== build 15 ==
// DSP
module DSP(A,B,C,D,CARRYIN,M,P,CARRYOUT,CARRYOUTF,CLK,OPMODE,
CEA,CEB,CEC,CED,CECARRYIN,CEM,CEP,CEOPMODE,
RSTA,RSTB,RSTC,RSTD,RSTCARRYIN,RSTM,RSTP,RSTOPMODE,
BCOUT,PCIN,PCOUT);
==> flow/config.mk <==
export PLATFORM = sky130hd
export DESIGN_NAME = DSP
export DESIGN_NICKNAME = DSP
export VERILOG_FILES = /design/flow/design.v
export SDC_FILE = /design/flow/constraint.sdc
export NUM_CORES = 4
export LEC_CHECK = 0
export CAP_MARGIN = 20
export CELL_PAD_IN_SITES_DETAIL_PLACEMENT = 1
export CELL_PAD_IN_SITES_GLOBAL_PLACEMENT = 1
export CORE_MARGIN = 8
export CORE_UTILIZATION = 40
export CTS_CLUSTER_DIAMETER = 100
export CTS_CLUSTER_SIZE = 10
export GPL_ROUTABILITY_DRIVEN = 1
export MAX_ROUTING_LAYER = met5
export SLEW_MARGIN = 30
export TNS_END_PERCENT = 65
==> flow/constraint.sdc <==
create_clock -name core_clock -period 12.9 [get_ports {CLK}]
set_input_delay 2.5800 -clock core_clock [delete_from_list [all_inputs] [get_ports {CLK}]]
set_output_delay 2.5800 -clock core_clock [all_outputs]
set_load 0.01 [all_outputs]
run.sh (not shown) runs the stock make flow with config.mk's settings and CLKGATE_MAP_FILE=.
No stage failed in build 15, and the final checks on the layout all came back clean.
Edits applied to the flow inputs when going from build 15 to build 57:
- CTS_CLUSTER_DIAMETER: 100 -> unset
- CELL_PAD_IN_SITES_DETAIL_PLACEMENT: 1 -> unset
- GPL_ROUTABILITY_DRIVEN: 1 -> unset
- CELL_PAD_IN_SITES_GLOBAL_PLACEMENT: 1 -> unset
- CTS_CLUSTER_SIZE: 10 -> unset
- PLACE_DENSITY: unset -> 0.6
- CORE_MARGIN: 8 -> 2
- SLEW_MARGIN: 30 -> 20
- TNS_END_PERCENT: 65 -> unset
- MAX_ROUTING_LAYER: met5 -> unset
- the clock period (ns, I/O delays scaled along): 12.9 -> 7.26
Notes after the runs:
- Worst setup timing slack at the placement stage came out lower on build 57 than on build 15.
- Build 57 vs. build 15: number of buffers outside the clock class in the layout saw an increase, met3 routing resource usage after global routing saw little to no change, first-pass GRT wire length saw a decrease.
- Worst setup path startpoint: A1REG_INST.out[3]$_SDFFE_PP0P_ -> build 15, B1REG_INST.out[10]$_SDFFE_PP0P_ -> build 57
- Taking build 15 as the reference, in build 57 least setup slack across all paths after layout shows a reduction of 5.27 ns, die area shows a reduction of 8.4%.
- Relative to build 15, actual transition at the worst max-transition pin has increased by 0.062 ns in build 57.
- Sequential power delta for build 57 relative to build 15: 79% higher
- Max total stage count of the critical path across build 57 and build 15: build 57
- Overall routing resource usage, build 57 and build 15, higher one = build 15.
- In build 57 relative to build 15, area of all placed cells without fillers had gone up slightly.
> inputs changed (build 57 -> build 70)
- changing CORE_UTILIZATION from 40 to 64
==> results <==
Build 70 vs. build 57: distinct cell type count of the synthesized netlist did not really move; design area lower; share of the yosys chip area belonging to registers shows no meaningful change; non-clock buffer count went down about 5.4%; cell row count fell 21%.
Count of placed standard cells in the final layout, fillers left out (build 70 over build 57): decrease, 8.0%
Build 70 — wire length about 0.9% lower, build 57 as reference
Against build 57, routed via count in build 70 rose by a few percent.
[compare] base=build 57 new=build 70: area share of buffers outside the clock network went down 0.25 points, die outline area went down 37%, detailed-routed wire length on met2 went down 1500 um.

* * *

DSP again, from the RTL that the note above started with.
export LEC_CHECK = 0
export CAP_MARGIN = 5
export CORE_MARGIN = 2
export CORE_UTILIZATION = 72
export CTS_CLUSTER_DIAMETER = 53
export CTS_CLUSTER_SIZE = 15
export SETUP_SLACK_MARGIN = 1.88
export SLEW_MARGIN = 20
create_clock -name core_clock -period 6.48 [get_ports {CLK}]
The first run died in 5_1_grt.
Next try:
==> flow/config.mk (replaced) <==
export PLATFORM = sky130hd
export DESIGN_NAME = DSP
export DESIGN_NICKNAME = DSP
export VERILOG_FILES = /design/flow/design.v
export SDC_FILE = /design/flow/constraint.sdc
export NUM_CORES = 4
export LEC_CHECK = 0
export ABC_AREA = 1
export CAP_MARGIN = 20
export CORE_MARGIN = 2
export CORE_UTILIZATION = 68
export PLACE_DENSITY = 0.6
export SLEW_MARGIN = 20
==> flow/constraint.sdc (replaced) <==
create_clock -name core_clock -period 8.01 [get_ports {CLK}]
set_input_delay 1.6020 -clock core_clock [delete_from_list [all_inputs] [get_ports {CLK}]]
set_output_delay 1.6020 -clock core_clock [all_outputs]
set_load 0.01 [all_outputs]
After rerunning: This time the run ran to the end with no violations. Area after synthesis is higher by about 12%. Die area goes up by 18%. Synthesized cell count goes up by about 50%.
Next try:
--- a/flow/config.mk
+++ b/flow/config.mk
@@ -11,3 +11,5 @@
 export CORE_UTILIZATION = 68
+export CTS_CLUSTER_SIZE = 99
 export PLACE_DENSITY = 0.6
 export SLEW_MARGIN = 20
+export TNS_END_PERCENT = 5
==> flow/constraint.sdc (replaced) <==
create_clock -name core_clock -period 3.15 [get_ports {CLK}]
set_input_delay 0.6300 -clock core_clock [delete_from_list [all_inputs] [get_ports {CLK}]]
set_output_delay 0.6300 -clock core_clock [all_outputs]
set_load 0.01 [all_outputs]
Result: With this change the flow ended with an error in 5_1_grt, error GRT-0116. Area after synthesis does not change. Synthesized cell count does not change. Die area does not change.

* * *

The RTL this note starts from:
==> flow/design.v <==
module reg_mux(in,out,clk,ce,rst);
parameter WIDTH=18;
parameter PIPELINE=0; 
parameter RESET_TYPE="SYNC";  
input[WIDTH-1:0] in;
input clk,ce,rst;
output reg[WIDTH-1:0] out;
generate
	if(PIPELINE && RESET_TYPE=="SYNC") begin
		always @(posedge clk) begin
			if(rst) begin
				out<=0;
			end
			else if(ce) begin
				out<=in;
			end
		end
	end
endgenerate
generate
	if(PIPELINE && RESET_TYPE=="ASYNC") begin
		always @(posedge clk or posedge rst) begin
			if (rst) begin
				out<=0;
			end
			else if (ce) begin
				out<=in;
			end
		end
	end
endgenerate
generate
	if(PIPELINE==0) begin
		always @(*) begin
			out=in;
		end
	end
endgenerate
endmodule
module DSP(A,B,C,D,CARRYIN,M,P,CARRYOUT,CARRYOUTF,CLK,OPMODE,
CEA,CEB,CEC,CED,CECARRYIN,CEM,CEP,CEOPMODE,
RSTA,RSTB,RSTC,RSTD,RSTCARRYIN,RSTM,RSTP,RSTOPMODE,
BCOUT,PCIN,PCOUT);
input[17:0] A, B, D;
input[47:0] C,PCIN;
input[7:0] OPMODE;
input CARRYIN,CLK,CEA,CEB,CEC,CECARRYIN,CED,CEM,CEP,CEOPMODE;
input RSTA,RSTB,RSTC,RSTD,RSTCARRYIN,RSTM,RSTP,RSTOPMODE;
output wire[35:0] M;
output wire[47:0] P,PCOUT;
output wire[17:0] BCOUT;
output CARRYOUT,CARRYOUTF;
parameter A0REG=0;	 
parameter A1REG=1; 
parameter B0REG=0;
parameter B1REG=1;
parameter CREG=1;
parameter DREG=1;
parameter MREG=1;
parameter PREG=1;
parameter CARRYINREG=1;
parameter CARRYOUTREG=1;
parameter OPMODEREG=1;
parameter CARRYINSEL="OPMODE5";  
parameter B_INPUT="DIRECT";  
parameter RSTTYPE="SYNC";   
wire[7:0] OPMODE_REG;
wire[17:0] D_REG;
reg[17:0] B0_IN;
wire[17:0] B0_REG;
reg[17:0] PRE_RESULT;
wire[17:0] B1_IN;
wire[17:0] B1_REG;
wire[17:0] A0_REG;
wire[17:0] A1_REG;
wire[35:0] Product_Result;
wire[35:0] M_REG;
reg[47:0] X_OUT;
reg[47:0] Z_OUT;
wire[48:0] Post_Result;
wire[47:0] C_REG;
reg Carry_IN;  
wire CIN; 
wire Carry_Out_In;
reg_mux #(.WIDTH(18), .PIPELINE(DREG), .RESET_TYPE(RSTTYPE)) DREG_INST(.in(D), .out(D_REG), .clk(CLK), .ce(CED), .rst(RSTD));
reg_mux #(.WIDTH(18), .PIPELINE(B0REG), .RESET_TYPE(RSTTYPE)) B0REG_INST(.in(B0_IN), .out(B0_REG), .clk(CLK), .ce(CEB), .rst(RSTB));
reg_mux #(.WIDTH(18), .PIPELINE(B1REG), .RESET_TYPE(RSTTYPE)) B1REG_INST(.in(B1_IN), .out(B1_REG), .clk(CLK), .ce(CEB), .rst(RSTB));
reg_mux #(.WIDTH(18), .PIPELINE(A0REG), .RESET_TYPE(RSTTYPE)) A0REG_INST(.in(A), .out(A0_REG), .clk(CLK), .ce(CEA), .rst(RSTA));
reg_mux #(.WIDTH(18), .PIPELINE(A1REG), .RESET_TYPE(RSTTYPE)) A1REG_INST(.in(A0_REG), .out(A1_REG), .clk(CLK), .ce(CEA), .rst(RSTA));
reg_mux #(.WIDTH(48), .PIPELINE(CREG), .RESET_TYPE(RSTTYPE)) CREG_INST(.in(C), .out(C_REG), .clk(CLK), .ce(CEC), .rst(RSTC));
reg_mux #(.WIDTH(36), .PIPELINE(MREG), .RESET_TYPE(RSTTYPE)) MREG_INST(.in(Product_Result), .out(M_REG), .clk(CLK), .ce(CEM), .rst(RSTM));
reg_mux #(.WIDTH(1), .PIPELINE(CARRYINREG), .RESET_TYPE(RSTTYPE)) CYIREG_INST(.in(Carry_IN), .out(CIN), .clk(CLK), .ce(CECARRYIN), .rst(RSTCARRYIN));
reg_mux #(.WIDTH(8), .PIPELINE(OPMODEREG), .RESET_TYPE(RSTTYPE)) OPMODEREG_INST(.in(OPMODE), .out(OPMODE_REG), .clk(CLK), .ce(CEOPMODE), .rst(RSTOPMODE));
reg_mux #(.WIDTH(1), .PIPELINE(CARRYOUTREG), .RESET_TYPE(RSTTYPE)) CYOREG_INST(.in(Carry_Out_In), .out(CARRYOUT), .clk(CLK), .ce(CECARRYIN), .rst(RSTCARRYIN));
reg_mux #(.WIDTH(48), .PIPELINE(PREG), .RESET_TYPE(RSTTYPE)) PREG_INST(.in(Post_Result), .out(P), .clk(CLK), .ce(CEP), .rst(RSTP));
always @(*) begin
	case(B_INPUT)
		"DIRECT": B0_IN=B;
		"CASCADE": B0_IN=BCOUT;
		default: B0_IN=0;
	endcase
end
always @(*) begin
	if(OPMODE_REG[6])
		PRE_RESULT= D_REG - B0_REG;	
	else
		PRE_RESULT= D_REG + B0_REG;
end
assign B1_IN=(OPMODE_REG[4])? PRE_RESULT: B0_REG;
assign Product_Result=B1_REG * A1_REG;
assign M=M_REG;
always @(*) begin
	case(CARRYINSEL)
		"CARRYIN": Carry_IN=CARRYIN;
		"OPMODE5": Carry_IN=OPMODE_REG[5];
		default: Carry_IN=0;
	endcase
end
always @(*) begin
	case({ OPMODE_REG[3], OPMODE_REG[2]})
		0: Z_OUT=0;
		1: Z_OUT=PCIN;
		2: Z_OUT=P;
		3: Z_OUT=C_REG;
	endcase
end
always @(*) begin
	case( {OPMODE_REG[1], OPMODE_REG[0]})
		0: X_OUT=0;
		1: X_OUT={ {13{M_REG[35]}} , M_REG[34:0] };  
 		2: X_OUT=P;
		3: X_OUT={D_REG[11:0], A1_REG, B1_REG};    
	endcase
end
assign Post_Result= ( OPMODE_REG[7] )? (Z_OUT-(X_OUT+CIN)) : (Z_OUT+X_OUT+CIN) ;
assign Carry_Out_In=Post_Result[48];
assign BCOUT= B1_REG;
assign CARRYOUTF= CARRYOUT;
assign PCOUT=P;
endmodule
clock: 8.0 ns
lec_check: 0
cap_margin: 20
cell_pad_in_sites_detail_placement: 1
core_margin: 9
core_utilization: 22
cts_cluster_diameter: 371
cts_cluster_size: 74
hold_slack_margin: 0.27
min_routing_layer: met2
place_density: 0.47
setup_slack_margin: -0.69
slew_margin: 20
tns_end_percent: 60
Rerun with:
==> flow/config.mk (replaced) <==
export PLATFORM = sky130hd
export DESIGN_NAME = DSP
export DESIGN_NICKNAME = DSP
export VERILOG_FILES = /design/flow/design.v
export SDC_FILE = /design/flow/constraint.sdc
export NUM_CORES = 4
export LEC_CHECK = 0
export ABC_AREA = 1
export CAP_MARGIN = 20
export CORE_ASPECT_RATIO = 0.5
export CORE_MARGIN = 2
export CORE_UTILIZATION = 70
export CTS_CLUSTER_DIAMETER = 381
export CTS_CLUSTER_SIZE = 44
export MAX_ROUTING_LAYER = met4
export SETUP_SLACK_MARGIN = 0.69
export SLEW_MARGIN = 20
Design area came out higher by a few percent.
Flip-flop count is unchanged.
Register-to-register slack improved by 260 ps.
Power came out higher slightly.
Fmax came out higher by a few percent.
Rerun with:
==> flow/config.mk (replaced) <==
export PLATFORM = sky130hd
export DESIGN_NAME = DSP
export DESIGN_NICKNAME = DSP
export VERILOG_FILES = /design/flow/design.v
export SDC_FILE = /design/flow/constraint.sdc
export NUM_CORES = 4
export LEC_CHECK = 0
export CAP_MARGIN = 20
export CORE_MARGIN = 2
export CORE_UTILIZATION = 40
export PLACE_DENSITY = 0.6
export SLEW_MARGIN = 20
Final cell count goes down by 23%; clock skew hardly moves; global-route usage goes down by 28 points; final area goes down by about 8%.
Rerun with:
--- a/flow/config.mk
+++ b/flow/config.mk
@@ -6,7 +6,14 @@
 export NUM_CORES = 4
 export LEC_CHECK = 0
+export ABC_AREA = 1
 export CAP_MARGIN = 20
+export CORE_ASPECT_RATIO = 0.5
 export CORE_MARGIN = 2
 export CORE_UTILIZATION = 40
-export PLACE_DENSITY = 0.6
+export CTS_CLUSTER_DIAMETER = 381
+export CTS_CLUSTER_SIZE = 44
+export MAX_ROUTING_LAYER = met4
+export PLACE_DENSITY = 0.37
+export SETUP_SLACK_MARGIN = -0.74
 export SLEW_MARGIN = 20
+export TNS_END_PERCENT = 5
Final area rises by 11%; die size climbs by 12%; wire length climbs by 50%.

* * *

lagoon:
RTL: the design.v shown in full above, as it stands there.
make LEC_CHECK=0 CAP_MARGIN=20 CORE_MARGIN=2 CORE_UTILIZATION=69 CTS_CLUSTER_DIAMETER=357 CTS_CLUSTER_SIZE=42 MAX_ROUTING_LAYER=met4 PLACE_DENSITY=0.6 SLEW_MARGIN=20 finish   # period 5.3 ns
Status(lagoon) = ERROR, stage = global routing
Edits applied to the flow inputs when going from lagoon to xenon:
Settings: putting SETUP_SLACK_MARGIN at -0.34 where nothing was set; clearing MAX_ROUTING_LAYER, which used to be met4; clearing CTS_CLUSTER_DIAMETER, which used to be 357; swapping 69 for 40 in CORE_UTILIZATION; clearing CTS_CLUSTER_SIZE, which used to be 42; swapping 5.3 for 7.26 in the clock period (ns, I/O delays scaled along).
## What came out
- The pre-CTS setup slack of xenon is higher than that of lagoon.
- From lagoon to xenon the numbers moved as follows: number of buffers inserted to repair setup after CTS decreased by 57 relative to the old numbers, cell count after placement increased by 237 relative to the old numbers, xor and xnor fraction of the mapped netlist area about even.
- Die height (xenon vs. lagoon) increases by more than a quarter
- xenon finished every step from synthesis to the final layout, and the layout passed the timing, DRC and antenna checks.

* * *

## run A
Starts from the design.v that is shown in full above.
make LEC_CHECK=0 CAP_MARGIN=20 CORE_MARGIN=2 CORE_UTILIZATION=63 CTS_CLUSTER_DIAMETER=42 CTS_CLUSTER_SIZE=61 MAX_ROUTING_LAYER=met4 PLACE_DENSITY=0.6 SLEW_MARGIN=20 finish   # period 5.3 ns
Complete run, failing final checks: run A, reason negative setup slack.
Input-level comparison between run B and run A:
Settings: CORE_UTILIZATION changed from 63 to 67; CTS_CLUSTER_SIZE changed from 61 to 90; SETUP_SLACK_MARGIN newly set to 0.04; PLACE_DENSITY removed (was 0.6); MAX_ROUTING_LAYER removed (was met4); CTS_CLUSTER_DIAMETER removed (was 42); the clock period (ns, I/O delays scaled along) changed from 5.3 to 5.82.
--- outcome ---
When the final numbers for run B and run A were put side by side, the worst reg-to-reg path cell count turned out to be greater in run B. What the final checks of run B revealed, after a flow that finished every stage, was a layout that fails on negative setup slack. Run A ran in full, but the layout does not pass; the checks complain about negative setup slack. Run A → run B: floorplan core area decreased by about 5.6% relative to the old numbers, number of gates on the worst path with buffers counted has increased, cell-internal power has decreased, number of nets at the end of the flow went down by 86.
### run B -> run C
Settings: changing CTS_CLUSTER_SIZE from 90 to 86; changing CORE_UTILIZATION from 67 to 68; changing SETUP_SLACK_MARGIN from 0.04 to 0.13; changing the clock period (ns, I/O delays scaled along) from 5.82 to 5.9.
[summary]
- Run C: it failed with a tool error in 5_1_grt, so there are no final results.
- Changes observed in run C relative to run B: net count after synthesis held, vertical extent of the die went down by about 0.7%.
- Run C -> run B: count of buffers from port buffering delta 0, exact match
- Run C against run B; total die size is down slightly.
- Number of CTS-inserted buffers came out exactly the same in run B and run C.
- Run C: count of standard-cell rows 1.4% below run B
- Cmp run B and run C / placement-stage worst setup slack / higher: run B
- Measured against each other, run B and run C differ in count of cells resized by post-cts repair, the higher figure coming from run C.
- From run B to run C the numbers moved as follows: detailed-placement wirelength estimate went up, post-synthesis compound-gate area fraction did not really move.
The inputs of run D differ from those of run C as listed below.
Settings: a change of SETUP_SLACK_MARGIN from 0.13 to 0.09; a change of CORE_UTILIZATION from 68 to 65.
## What came out
Run D: all stages done; final checks FAILED (negative setup slack). Run C -> run D: number of buffers added to fix hold violations after cts delta 0, exact match. Changes observed in run D relative to run C: share of async-settable or async-resettable flops after synthesis about even, placement row count climbed 2.7%, placer's final routability congestion estimate moved down. Diff run D..run C | synthesized-area fraction occupied by xor and xnor cells | unchanged. The higher number of post-CTS setup repair buffers of run C and run D is in run C. Flip-flop and latch count after synthesis: run C vs run D identical. Diff run C -> run D | area of the placeable core | increase of 5.1%. Run D vs run C — overall chip area climbed by a few percent. The vertical extent of the die of run D exceeds that of run C by about 2.2%.
No activity file was given, so power comes from the tool's default toggle rates.
